==> job 5337 <==
## testSlave
module testSlave(input clk, input reset,
    input  S_AXI_RREADY,
    output S_AXI_RVALID,
    output[5:0] S_AXI_RID,
    output[31:0] S_AXI_RDATA,
    output[1:0] S_AXI_RRESP,
    output S_AXI_RLAST,
    output S_AXI_ARREADY,
    input  S_AXI_ARVALID,
    input [5:0] S_AXI_ARID,
    input [5:0] S_AXI_ARADDR,
    input [7:0] S_AXI_ARLEN,
    input [2:0] S_AXI_ARSIZE,
    input [1:0] S_AXI_ARBURST,
    output S_AXI_WREADY,
    input  S_AXI_WVALID,
    input [31:0] S_AXI_WDATA,
    input [3:0] S_AXI_WSTRB,
    input  S_AXI_WLAST,
    output S_AXI_AWREADY,
    input  S_AXI_AWVALID,
    input [5:0] S_AXI_AWID,
    input [5:0] S_AXI_AWADDR,
    input [7:0] S_AXI_AWLEN,
    input [2:0] S_AXI_AWSIZE,
    input [1:0] S_AXI_AWBURST,
    input  S_AXI_BREADY,
    output S_AXI_BVALID,
    output[5:0] S_AXI_BID,
    output[1:0] S_AXI_BRESP
);
  reg [1:0] axi_bresp;
  wire[1:0] T0;
  wire[1:0] T1;
  wire T2;
  wire T3;
  wire T4;
  wire T5;
  wire T6;
  reg  axi_bvalid;
  wire T7;
  wire T8;
  wire T9;
  wire T10;
  wire T11;
  wire T12;
  wire T13;
  wire T14;
  wire T15;
  reg  axi_wready;
  wire T16;
  wire T17;
  wire T18;
  wire T19;
  wire T20;
  wire T21;
  wire T22;
  wire T23;
  wire T24;
  wire T25;
  wire T26;
  wire T27;
  wire T28;
  reg  axi_awv_awr_flag;
  wire T29;
  wire T30;
  wire T31;
  wire T32;
  wire T33;
  wire T34;
  wire T35;
  reg  axi_arv_arr_flag;
  wire T36;
  wire T37;
  wire T38;
  wire T39;
  wire T40;
  wire T41;
  wire T42;
  wire T43;
  wire T44;
  wire T45;
  wire T46;
  reg  axi_arready;
  wire T47;
  wire T48;
  wire T49;
  wire T50;
  wire T51;
  wire T52;
  wire T53;
  wire T54;
  reg [7:0] axi_arlen;
  wire[7:0] T55;
  wire[7:0] T56;
  wire T57;
  wire T58;
  wire T59;
  wire T60;
  wire T61;
  wire T62;
  wire T63;
  reg [7:0] axi_arlen_cntr;
  wire[7:0] T64;
  wire[7:0] T65;
  wire[7:0] T66;
  ...
clock: 3.34 ns
lec_check: 0
cap_margin: 10
cell_pad_in_sites_global_placement: 2
core_aspect_ratio: 1.95
core_margin: 2
core_utilization: 40
cts_cluster_size: 12
max_routing_layer: met5
min_routing_layer: met2
place_density_lb_addon: 0.26
slew_margin: 25
tns_end_percent: 50
run.sh (not shown) runs the stock make flow with config.mk's settings and CLKGATE_MAP_FILE=.
==> job 9174 (differences from job 5337) <==
- CAP_MARGIN: 10 -> 20
- CELL_PAD_IN_SITES_GLOBAL_PLACEMENT: 2 -> default
- CORE_ASPECT_RATIO: 1.95 -> default
- CORE_UTILIZATION: 40 -> 72
- CTS_CLUSTER_SIZE: 12 -> 42
- MAX_ROUTING_LAYER: met5 -> default
- MIN_ROUTING_LAYER: met2 -> default
- PLACE_DENSITY: default -> 0.6
- PLACE_DENSITY_LB_ADDON: 0.26 -> default
- SLEW_MARGIN: 25 -> 20
- TNS_END_PERCENT: 50 -> default
==> flow/constraint.sdc (replaced) <==
create_clock -name core_clock -period 2.27 [get_ports {clk}]
set_input_delay 0.4540 -clock core_clock [delete_from_list [all_inputs] [get_ports {clk}]]
set_output_delay 0.4540 -clock core_clock [all_outputs]
set_load 0.01 [all_outputs]
==> job 5139 (differences from job 5337) <==
- CAP_MARGIN: 10 -> 20
- CELL_PAD_IN_SITES_GLOBAL_PLACEMENT: 2 -> default
- CORE_ASPECT_RATIO: 1.95 -> default
- CORE_UTILIZATION: 40 -> 45
- CTS_CLUSTER_SIZE: 12 -> default
- MAX_ROUTING_LAYER: met5 -> default
- MIN_ROUTING_LAYER: met2 -> default
- PLACE_DENSITY_LB_ADDON: 0.26 -> default
- SETUP_SLACK_MARGIN: default -> 0.6
- SLEW_MARGIN: 25 -> 20
- TNS_END_PERCENT: 50 -> 5
==> flow/constraint.sdc (replaced) <==
create_clock -name core_clock -period 3.25 [get_ports {clk}]
set_input_delay 0.6500 -clock core_clock [delete_from_list [all_inputs] [get_ports {clk}]]
set_output_delay 0.6500 -clock core_clock [all_outputs]
set_load 0.01 [all_outputs]
==> impl_metrics.toml <==
# synthesis and place-and-route metrics
[pwr]
internal_power_uw = 19300
power.switching_uw = 6570

[critical_path]
cp_num_cells = 8

[status]
failed_checks = "setup timing"
outcome = "finished with violations"

[clock_tree]
clk_pin_slew_worst_paths_ns = 0.07

[final_timing]
fin_ws_ns = -0.134
finalSetupViolations = 69

[routing]
wl_met1_mm = 26.8

[final_layout]
stdcell_area_um2 = 32300
final_net_count = 2312

[die]
die_y_um = 195

[placed_design]
dp_slack_ns = -0.290
Source of the figures above: job 9174

==> impl_metrics.toml <==
# synthesis and place-and-route metrics
[final_layout]
seq_area_um2 = 17800
stdcell_area_um2 = 30500
inverters = 23
final_net_count = 2171

[final_timing]
finalSetupViolations = 0
rsz0062_at_grt = "yes"

[pwr]
ir_worst_vdd_v = 0.000519
power.switching_uw = 4400

[status]
outcome = "complete, no violations"

[placed_design]
gp_congestion = 0.787
dp_slack_ns = 0.246

[routing]
wl_met1_mm = 30.2
diodes = 1
wl_per_cell_um = 24.6

[synth]
top_area_cell = "edfxtp_1"
async_reset_ff_share_pct = 0

[critical_path]
r2r-start = "axi_awaddr[2]"
cp_num_cells = 8
cp.arrival_ns = 3.07

[clock_tree]
clk_pin_slew_worst_paths_ns = 0.06

[global_routing]
grt_first_pass_wirelength_mm = 105

[die]
die_y_um = 246
Source of the figures above: job 5139

==> impl_metrics.toml <==
# synthesis and place-and-route metrics
[placed_design]
dp.cells = 2857

[final_layout]
final_net_count = 2166
inverters = 23
stdcell_area_um2 = 30200

[clock_tree]
cts.sinks = 596

[pwr]
power.switching_uw = 4360

[die]
die_y_um = 362

[global_routing]
grt_max_degree = 79

[final_timing]
finalSetupViolations = 0
fin_ws_ns = 0.387

[status]
outcome = "complete, no violations"

[critical_path]
worst-path-buf-inv = 1
Source of the figures above: job 5337

